Setup of north:
==> flow/design.v <==
module seven_seg(en,in,seg);
input [3:0] in;
input en;
output [7:0] seg;
reg [7:0] seg;
always@(en or in)
begin
 if (!en) seg=8'b11111111;
 else case(in)
 4'd0: seg=8'b11000000;
 4'd1: seg=8'b11111001;
 4'd2: seg=8'b10100100;
 4'd3: seg=8'b10110000;
 4'd4: seg=8'b10011001;
 4'd5: seg=8'b10010010;
 4'd6: seg=8'b10000010;
 4'd7: seg=8'b11011000;
 4'd8: seg=8'b10000000;
 4'd9: seg=8'b10010000;
 default: seg=8'b11111111;
 endcase
 end
 endmodule 
module seven_seg_dot (en,in,seg);
input [3:0] in;
input en;
output [7:0] seg;
reg [7:0] seg;
always@(en or in)
begin
 if (!en) seg=8'b11111111;
 else case(in)
 4'd0: seg=8'b01000000;
 4'd1: seg=8'b01111001;
 4'd2: seg=8'b00100100;
 4'd3: seg=8'b00110000;
 4'd4: seg=8'b00011001;
 4'd5: seg=8'b00010010;
 4'd6: seg=8'b00000010;
 4'd7: seg=8'b01011000;
 4'd8: seg=8'b00000000;
 4'd9: seg=8'b00010000;
 default: seg=8'b11111111;
 endcase
 end
 endmodule 
module bcd_8421 (clk, rst, data, unit, ten, hun, thou, ten_thou, hun_thou);
input clk, rst;
input [19:0] data;
output [3:0] unit, ten, hun, thou, ten_thou, hun_thou;
reg [5:0]  cnt_shift;
reg [43:0] data_shift;  
reg        shift_sig;
reg [3:0]  unit, ten, hun, thou, ten_thou, hun_thou;
always@(posedge clk or posedge rst)
if (rst)
cnt_shift <= 5'd0;
else if (cnt_shift == 5'd21 && shift_sig == 1'b0)
cnt_shift <= 5'd0;
else if (shift_sig == 1'b0)
cnt_shift <= cnt_shift +1'b1;
else 
cnt_shift <= cnt_shift;
always@(posedge clk or posedge rst)
if (rst)
data_shift <= 44'b0;
else if (cnt_shift == 5'd0 && shift_sig == 1'b0)
data_shift <= {24'd0, data};
else if ((cnt_shift <= 5'd20) && (shift_sig == 1'b1))
begin
data_shift[23:20] <= (data_shift[23:20] > 4'b0100)?(data_shift[23:20] + 4'b0011):(data_shift[23:20]);
data_shift[27:24] <= (data_shift[27:24] > 4'b0100)?(data_shift[27:24] + 4'b0011):(data_shift[27:24]);
data_shift[31:28] <= (data_shift[31:28] > 4'b0100)?(data_shift[31:28] + 4'b0011):(data_shift[31:28]);
data_shift[35:32] <= (data_shift[35:32] > 4'b0100)?(data_shift[35:32] + 4'b0011):(data_shift[35:32]);
data_shift[39:36] <= (data_shift[39:36] > 4'b0100)?(data_shift[39:36] + 4'b0011):(data_shift[39:36]);
data_shift[43:40] <= (data_shift[43:40] > 4'b0100)?(data_shift[43:40] + 4'b0011):(data_shift[43:40]);
end
else if ((cnt_shift <= 5'd20) && (shift_sig == 1'b0))
data_shift <= data_shift << 1;
else 
data_shift <= data_shift;
always@(posedge clk or posedge rst)
if(rst == 1'b1)
shift_sig <= 1'b1;
else 
shift_sig <= ~shift_sig;
always@(posedge clk or posedge rst)
if(rst)
begin
unit <= 4'd0;
ten  <= 4'd0;
hun  <= 4'd0;
thou <= 4'd0;
ten_thou <= 4'd0;
hun_thou <= 4'd0;
end
else if (cnt_shift == 5'd21)
begin
 unit  <= data_shift[23:20];
 ten   <= data_shift[27:24];
 hun   <= data_shift[31:28];
 thou  <= data_shift[35:32];
 ten_thou <= data_shift[39:36];
 hun_thou <= data_shift[43:40];
 end
 endmodule
module adc_3008(clk, rst, cs, mosi, sck, miso, start, seg0, seg1, seg2, seg3, seg4, seg5); 
input clk, rst;
input miso;
input start;
output reg cs;
output reg mosi, sck;
output [7:0] seg0, seg1, seg2, seg3, seg4, seg5;
reg [2:0] state;     
reg [7:0] cnt_clk;   
reg [4:0] cnt_sck;   
reg [3:0] cnt_bit;   
reg [2:0] cnt_byte; 
reg rd_sig;          
reg [10:0] data_reg; 
reg [9:0] data_out;  
reg send_data_sig;   
reg [31:0] cnt;      
reg start_sig;       
wire [3:0] unit;
wire [3:0] ten; 
wire [3:0] hun; 
wire [3:0] thou; 
wire [3:0] ten_thou;
wire [3:0] hun_thou;
wire [19:0] data_bcd;
wire [19:0] data_bcd_vol;
assign data_bcd = {10'b0, data_out};
assign data_bcd_vol = (data_bcd*20'd479)/20'd1023;
parameter [2:0] INTIAL = 3'd0,
                WAIT_START = 3'd1,
                WRITE = 3'd2,
		READ = 3'd3,
		WAIT_END = 3'd4,
		END = 3'd5;
parameter WR_IN = 11'b000001_10010;
parameter cnt_clk_max = 8'd219;
parameter cnt_max = 32'd1_999;
always@(posedge clk or posedge rst)
if (rst)
cnt <= 32'd0;
else if (cnt == cnt_max)
cnt <= 32'd0;
else if (start == 1'b1)
cnt <= cnt + 1'b1;
always@(posedge clk or posedge rst)
if (rst)
start_sig <= 1'b0;
else if (start == 1'b1 && cnt == cnt_max)  
start_sig <= 1'b1;
else 
start_sig <= 1'b0;
always@(posedge clk or posedge rst)
if (rst)
state <= INTIAL;
else 
case(state)
INTIAL: if (start_sig == 1'b1)
        state <= WAIT_START;
		  else 
		  state <= INTIAL;
WAIT_START: if (cnt_byte == 3'd0 && cnt_clk == cnt_clk_max)
            state <= WRITE;
            else 
            state <= WAIT_START;			
WRITE: if (cnt_byte == 3'd1 && cnt_clk == cnt_clk_max)
       state <= READ;
	   else 
	   state <= WRITE;
READ: if (cnt_byte == 3'd2 && cnt_clk == cnt_clk_max)
      state <= WAIT_END;
      else 
      state <= READ;	  
WAIT_END: if (cnt_byte == 3'd3 && cnt_clk == cnt_clk_max)
          state <= END;
		    else 
		    state <= WAIT_END;
END: if (cnt_byte == 3'd4 && cnt_clk == cnt_clk_max)
     state <= INTIAL;
     else 
     state <= END;
default: state <= INTIAL;
endcase
always@(posedge clk or posedge rst)
if (rst)
cnt_clk <= 8'd0;
else if (state == INTIAL)
cnt_clk <= 8'd0;
else if (cnt_clk == cnt_clk_max) 
cnt_clk <= 8'd0;
else if (state != INTIAL)
cnt_clk <= cnt_clk + 1'b1;
always@(posedge clk or posedge rst)
if (rst)
cnt_byte <= 3'd0;
else if (cnt_byte == 3'd4 && cnt_clk == cnt_clk_max)
cnt_byte <= 3'd0;
else if (cnt_clk == cnt_clk_max)
cnt_byte <= cnt_byte + 1'b1;
always@(posedge clk or posedge rst)
if (rst)
cnt_sck <= 5'd0;
else if (state == WRITE && cnt_byte == 3'd1 && cnt_sck == 5'd19)
cnt_sck <= 5'd0;
else if (state ==READ && cnt_byte == 3'd2 && cnt_sck == 5'd19)
cnt_sck <= 5'd0;
else if (state == WRITE && cnt_byte == 3'd1)
cnt_sck <= cnt_sck + 1'b1;
else if (state ==READ && cnt_byte == 3'd2)
cnt_sck <= cnt_sck + 1'b1;
else 
cnt_sck <= 1'b0;
always@(posedge clk or posedge rst)
if (rst)
sck <= 1'b0;
else if (cnt_sck == 5'd0 && cnt_byte == 3'd3)
sck <= 1'b0;
else if (cnt_sck == 5'd0 && cnt_byte == 3'd1 && cnt_bit >= 4'd5)
sck <= 1'b0;
else if (cnt_sck == 5'd10 && cnt_byte == 3'd1 && cnt_bit >= 4'd5)
sck <= 1'b1;
else if (cnt_sck == 5'd0 && cnt_byte == 3'd2)
sck <= 1'b0;
else if (cnt_sck == 5'd10 && cnt_byte == 3'd2)
sck <= 1'b1;
else 
sck <= sck;
always@(posedge clk or posedge rst)
if (rst)
cnt_bit <= 4'd0;
else if (cnt_bit == 4'd10 && cnt_sck == 5'd10)
cnt_bit <= 4'd0;
else if (cnt_sck == 5'd10)
cnt_bit <= cnt_bit + 1'b1;
always@(posedge clk or posedge rst)
if (rst)
cs <= 1'b1;
else if (start_sig == 1'b1)
cs <= 1'b0;
else if (cnt_byte == 3'd3 && cnt_clk == cnt_clk_max && state == WAIT_END)
cs <= 1'b1;
always@(posedge clk or posedge rst)
if (rst)
mosi <= 1'b0;
else if (state == WRITE && cnt_byte == 4'd1 && cnt_sck == 5'd0)
mosi <= WR_IN[10-cnt_bit];
else if (state != WRITE)
mosi <= 1'b0;
always@(posedge clk or posedge rst)
if (rst)
rd_sig <= 1'b0;
else if (state == READ && cnt_byte == 4'd2 && cnt_sck == 5'd9)
rd_sig <= 1'b1;
else 
rd_sig <= 1'b0;
always@(posedge clk or posedge rst)
if (rst)
data_reg <= 11'd0;
else if (rd_sig == 1'b1)
data_reg <= {data_reg[9:0], miso};
always@(posedge clk or posedge rst)
if (rst)
send_data_sig <= 1'b0;
else if (cnt_byte == 4'd2 && cnt_clk == cnt_clk_max)
send_data_sig <= 1'b1;
else 
send_data_sig <= 1'b0;
always@(posedge clk or posedge rst)
if (rst)
data_out <= 10'd0;
else if (send_data_sig == 1'b1)
data_out <= data_reg[9:0];
else 
data_out <= data_out;
bcd_8421 bcd_8421_inst(
.clk(clk), 
.rst(rst), 
.data(data_bcd_vol), 
.unit(unit), 
.ten(ten), 
.hun(hun), 
.thou(thou), 
.ten_thou(ten_thou), 
.hun_thou(hun_thou)
);
seven_seg s0(
.en(1'b1),
.in(unit), 
.seg(seg0));
seven_seg s1(
.en(1'b1),
.in(ten), 
.seg(seg1));
seven_seg_dot s2(
.en(1'b1),
.in(hun), 
.seg(seg2));
seven_seg s3(
.en(1'b1),
.in(thou), 
.seg(seg3));
seven_seg s4(
.en(1'b1),
.in(ten_thou), 
.seg(seg4));
seven_seg s5(
.en(1'b1),
.in(hun_thou), 
.seg(seg5));
endmodule
clock: 7.6 ns
lec_check: 0
abc_area: 1
cap_margin: 20
core_margin: 2
core_utilization: 67
cts_cluster_diameter: 371
cts_cluster_size: 100
slew_margin: 20
run.sh (not shown) runs the stock make flow with config.mk's settings and CLKGATE_MAP_FILE=.
Every stage of north finished as expected; the final checks, on the other hand, flagged setup timing, which means the layout fails.
Inputs modified between north and south:
diff --git a/flow/config.mk b/flow/config.mk
--- a/flow/config.mk
+++ b/flow/config.mk
@@ -8 +7,0 @@
-export ABC_AREA = 1
@@ -11,3 +10 @@
-export CORE_UTILIZATION = 67
-export CTS_CLUSTER_DIAMETER = 371
-export CTS_CLUSTER_SIZE = 100
+export CORE_UTILIZATION = 66
==> flow/constraint.sdc <==
create_clock -name core_clock -period 9.05 [get_ports {clk}]
set_input_delay 1.8100 -clock core_clock [delete_from_list [all_inputs] [get_ports {clk}]]
set_output_delay 1.8100 -clock core_clock [all_outputs]
set_load 0.01 [all_outputs]
Results
south: complete, dirty (setup timing). In the tables for south and north, xor and xnor area share after synthesis reads lower with north. Summary: with north as the reference, post-synthesis instance area in south moved up slightly. Multi-input gate share of the layout cell area up 1.7 points in south wrt north.
Modified inputs, east compared to south
diff --git a/flow/config.mk b/flow/config.mk
--- a/flow/config.mk
+++ b/flow/config.mk
@@ -10 +10 @@
-export CORE_UTILIZATION = 66
+export CORE_UTILIZATION = 40
==> flow/constraint.sdc <==
create_clock -name core_clock -period 12.6 [get_ports {clk}]
set_input_delay 2.5200 -clock core_clock [delete_from_list [all_inputs] [get_ports {clk}]]
set_output_delay 2.5200 -clock core_clock [all_outputs]
set_load 0.01 [all_outputs]
--- outcome ---
- east ends up with a switching power share of the total that is 0.65 points higher than in south.
- Compared with south, in east setup slack went up 2370 ps; worst IR drop on VDD saw a decrease; sequential share of layout area rose by 4.1 points.
- NOTE combinational power south->east decreased by more than a quarter
- Final instance area: east < south
- east went all the way through synthesis, placement and routing and the layout is clean on timing, DRC and antenna.
- south had finished all stages when the layout checks came back failing, citing setup timing.
#### Input delta (west over east)
diff --git a/flow/config.mk b/flow/config.mk
--- a/flow/config.mk
+++ b/flow/config.mk
@@ -10 +10,2 @@
-export CORE_UTILIZATION = 40
+export CORE_UTILIZATION = 67
+export CTS_CLUSTER_SIZE = 26
==> flow/constraint.sdc <==
create_clock -name core_clock -period 12.8 [get_ports {clk}]
set_input_delay 2.5600 -clock core_clock [delete_from_list [all_inputs] [get_ports {clk}]]
set_output_delay 2.5600 -clock core_clock [all_outputs]
set_load 0.01 [all_outputs]
[summary]
- Compared with east, west ends up with less cell area.
- On internal power component: west sits below east.
- The higher power after layout of west and east is in east.
- Met2 layer wire length in the routed design: lower on east
- STATUS sum of net half-perimeters after detailed placement: west loses against east
- Part of the total power dissipated in sequential elements of east is on par with west.
- On west: sequential share of layout area is 0.45 points higher than what east gave.
No activity file was given, so power comes from the tool's default toggle rates.
